==> flow/design.v (excerpt) <==
module cpu(
	input clk,
	input reset,
	input logic [15:0] i_mem_rddata,
	input logic i_mem_wait,  
	input logic i_mem_rddatavalid,  
	output logic [15:0] o_mem_wrdata,
	output logic [15:0] o_mem_addr,
	output logic o_mem_rd,
	output logic o_mem_wr
);
Size in the first run: ~1600 cells after synthesis, roughly 240 flip-flops, roughly 13000 sq um of cells after synthesis.
Settings: LEC_CHECK=0, ABC_AREA=1, CAP_MARGIN=20, CORE_MARGIN=2, CORE_UTILIZATION=70, SLEW_MARGIN=20; clock period 2.4 ns.
run.sh (not shown) runs the stock make flow with config.mk's settings and CLKGATE_MAP_FILE=.
The first run aborted during 5_1_grt.
Rerun with:
- CORE_UTILIZATION: 70 -> 72
- clock period: 2.4 -> 4.19 ns (I/O delays scaled with it)
What happened:
- Now the flow completed and failed the layout checks on negative setup slack
- die size went down by about 2.7%
- area after synthesis is unchanged
- synthesized cell count does not change
Rerun with:
- CORE_UTILIZATION: 72 -> 62
- clock period: 4.19 -> 2.13 ns (I/O delays scaled with it)
The changed run ran to the end with violations: negative setup slack.
Power grows by 140%.
Maximum frequency goes up by 7.2%.
Synthesized area does not change.
Via count went up by 13%.
Routed wire length went up by 18%.
Die size went up by 16%.
Sequential power climbs by 96%.
Cell count is higher by 16%.
Combinational power grows to 2.9 times its value.
Global-route usage goes down by 2.3 points.
Non-clock buffer count increases by 262.
Rerun with:
- CORE_UTILIZATION: 62 -> 70
- SETUP_SLACK_MARGIN: not set -> 0.81
- clock period: 2.13 -> 4.48 ns (I/O delays scaled with it)
What happened: With this change the flow finished with timing, DRC and antenna clean. Count of clock-buffer cells in the layout drops by 6. Core utilization decreases by 3.1 points. Worst hold slack gets better by 0.21 ns. Cell area came out lower by about a fifth. Total power fell by well over a third. Synthesized area does not change. Wire length went down by about a fifth. Global-route usage climbs by 0.18 points. Setup slack is better by 2.1 ns.

* * *

job 7721:
cpu again, from the RTL that the note above started with.
export LEC_CHECK = 0
export CAP_MARGIN = 20
export CORE_MARGIN = 2
export CORE_UTILIZATION = 65
export SETUP_SLACK_MARGIN = 0.81
export SLEW_MARGIN = 20
create_clock -name core_clock -period 3.38 [get_ports {clk}]
Job 7721: flow complete, layout not clean; failing: negative setup slack
> inputs changed (job 7721 -> job 1712)
- swapping 65 for 40 in CORE_UTILIZATION
- clearing SETUP_SLACK_MARGIN, which used to be 0.81
- swapping 3.38 for 4.73 in the clock period (ns, I/O delays scaled along)
==> results <==
Job 1712 | stages: all done | timing, DRC, antenna: all pass. Summary of job 1712 over job 7721: proportion of final cell area spent on non-clock buffers shrank by 5.2 points, proportion of total power due to net switching has increased, cell area after layout down about 6%.
For job 7217, these inputs were changed with respect to job 1712:
- CORE_UTILIZATION: 40 -> 65
- the clock period (ns, I/O delays scaled along): 4.73 -> 3.26
- Measured against each other, job 1712 and job 7217 differ in sequential share of layout area, the lower figure coming from job 7217.
- Number of global-route vias before repair for job 7217 is higher than for job 1712.
- Reported leakage power in job 7217 is 9.3% higher than in job 1712
- Going from job 1712 to job 7217, overall power now larger, final cell count without fillers now smaller, total of max-cap violations comparable.
- Layout checks on job 7217: not met. Flow itself completed; violations: negative setup slack.
Changes in job 6896 relative to job 7217:
- swapping 65 for 40 in CORE_UTILIZATION
- swapping 3.26 for 4.8 in the clock period (ns, I/O delays scaled along)
Results
Per the final summary, job 6896 finished and its layout is clean on timing, DRC and antenna.
Floorplan core density, job 7217 and job 6896: larger value in job 7217
Compared to job 7217, the router laid down less metal wire for job 6896.
On core utilization, the lower figure sits with job 6896, not job 7217.
On area overhead of the layout relative to synthesis: job 6896 sits below job 7217.
### job 6896 -> job 3635
- CTS_CLUSTER_DIAMETER now 228, previously not set
- ABC_AREA now 1, previously not set
- CORE_UTILIZATION now 66, was 40
- the clock period (ns, I/O delays scaled along) now 2.4, was 4.8
--- outcome ---
Job 6896 → job 3635: combinational cell fraction of total power went up 13 points, met1 track demand over resource in global routing went up 21 points, filler-free cell count of the finished design went up 217, sequential share of cell area went down 4.5 points. [compare] base=job 6896 new=job 3635: global-route usage now larger; number of iterations in the first detailed-routing pass now larger; hold slack now smaller; clock input transition at the sequential cells of the worst setup and hold paths comparable. Completing all stages was not enough for job 3635: its layout failed the final checks because of negative setup slack. Job 6896 has a higher vertical die size than job 3635.
## Diff of input files: job 1685 against job 3635
- CTS_CLUSTER_DIAMETER removed (was 228)
- ABC_AREA removed (was 1)
- the clock period (ns, I/O delays scaled along) changed from 2.4 to 3.96
==> results <==
Completing all stages was not enough for job 1685: its layout failed the final checks because of negative setup slack. From job 3635 to job 1685 the numbers moved as follows: multiplexer fraction of the synthesized cell area has increased, share of the final layout cell area in sequential cells now sits higher, core utilization decreased by 6.0 points relative to the old numbers. Diff job 3635 -> job 1685 | die size | increase of about 2%. The main kind of combinational logic by area comes out simple AND/OR/NAND/NOR gates in one run and AND-OR/OR-AND gates in the other, namely in job 3635 and job 1685 respectively.

* * *

## run A
cpu again, from the RTL that the note above started with.
==> flow/config.mk <==
export PLATFORM = sky130hd
export DESIGN_NAME = cpu
export DESIGN_NICKNAME = cpu
export VERILOG_FILES = /design/flow/design.v
export SDC_FILE = /design/flow/constraint.sdc
export NUM_CORES = 4
export LEC_CHECK = 0
export ABC_AREA = 1
export CAP_MARGIN = 20
export CORE_ASPECT_RATIO = 0.69
export CORE_MARGIN = 2
export CORE_UTILIZATION = 72
export CTS_CLUSTER_DIAMETER = 375
export CTS_CLUSTER_SIZE = 100
export HOLD_SLACK_MARGIN = 0.29
export PLACE_DENSITY_LB_ADDON = 0.01
export SETUP_SLACK_MARGIN = 0.77
export SLEW_MARGIN = 20
export TNS_END_PERCENT = 5
==> flow/constraint.sdc <==
create_clock -name core_clock -period 2.63 [get_ports {clk}]
set_input_delay 0.5260 -clock core_clock [delete_from_list [all_inputs] [get_ports {clk}]]
set_output_delay 0.5260 -clock core_clock [all_outputs]
set_load 0.01 [all_outputs]
Run A did not finish; a tool error ended it in global routing (5_1_grt).
--- input diff run A..run B ---
Settings: a change of CORE_UTILIZATION from 72 to 70; a deleted PLACE_DENSITY_LB_ADDON that had been 0.01; a deleted TNS_END_PERCENT that had been 5; a deleted HOLD_SLACK_MARGIN that had been 0.29; a change of SETUP_SLACK_MARGIN from 0.77 to 0.45; a deleted CTS_CLUSTER_DIAMETER that had been 375; a deleted CORE_ASPECT_RATIO that had been 0.69; a deleted CTS_CLUSTER_SIZE that had been 100; a change of the clock period (ns, I/O delays scaled along) from 2.63 to 3.91.
### Flow results
- On run B: worst setup slack after placement is 1.42 ns higher than what run A gave.
- Run B vs run A on core box area: run B is the higher one.
- For the post-CTS setup repair buffer count, run B came in 10 higher than run A did.
- Between run A and run B, the global placer's final weighted congestion does not differ in any meaningful way.
- Delta(row count, run B - run A) > 0
- Run B: flow complete, layout not clean; failing: negative setup slack
- From run B to run A, count of buffers from port buffering did not move at all.
- Placed instance area was lower in the run labelled run B.
For run C, these inputs were changed with respect to run B:
Settings: ABC_AREA no longer set, was 1; SETUP_SLACK_MARGIN no longer set, was 0.45; CORE_UTILIZATION now 67, was 70.
Results
Summary of run C over run B: power after layout moved down, adder-cell share of the synthesized area level, clock skew moved down. Max final area across run C and run B: run C. Of run C and run B, the run reporting the lower length of routed met2 wiring was run B. Complete run, failing final checks: run C, reason negative setup slack. Run C reports its largest contributor to cell area by class as combinational gates while run B reports flip-flops and latches. Of run C and run B, the higher share of power burned in combinational logic belongs to run B. On maximum clock rate, the lower figure sits with run C, not run B. Delta(instance count on the critical path, run C - run B) < 0.
The inputs of run D differ from those of run C as listed below.
Settings: setting ABC_AREA to 1 for the first time; changing CORE_UTILIZATION from 67 to 52; changing the clock period (ns, I/O delays scaled along) from 3.91 to 2.63.
Findings:
Re layout overhead on the synthesized area: run D is 6.4 points up on run C.
Run comparison: run D critical path capture point data.ALU_out_reg[15]; run C critical path capture point data.o_Z
Routed wire in run D totals less than in run C.
Summary of run D over run C: final core utilization shows a reduction of 15 points; final area grew by 3.0%; count of final setup violators saw an increase; cell count moved up.
In run D the synthesized netlist net count turned out 170 higher than in run C.
Changes observed in run D relative to run C: final-layout clock-cell area share increased 0.15 points, flip-flop and latch area essentially unchanged.
Measured against each other, run D and run C differ in shortest clock period the worst path allows after layout, the lower figure coming from run D.
What the final checks of run D revealed, after a flow that finished every stage, was a layout that fails on negative setup slack.
Power figures rest on the tool's default switching activity, not on a simulated workload.
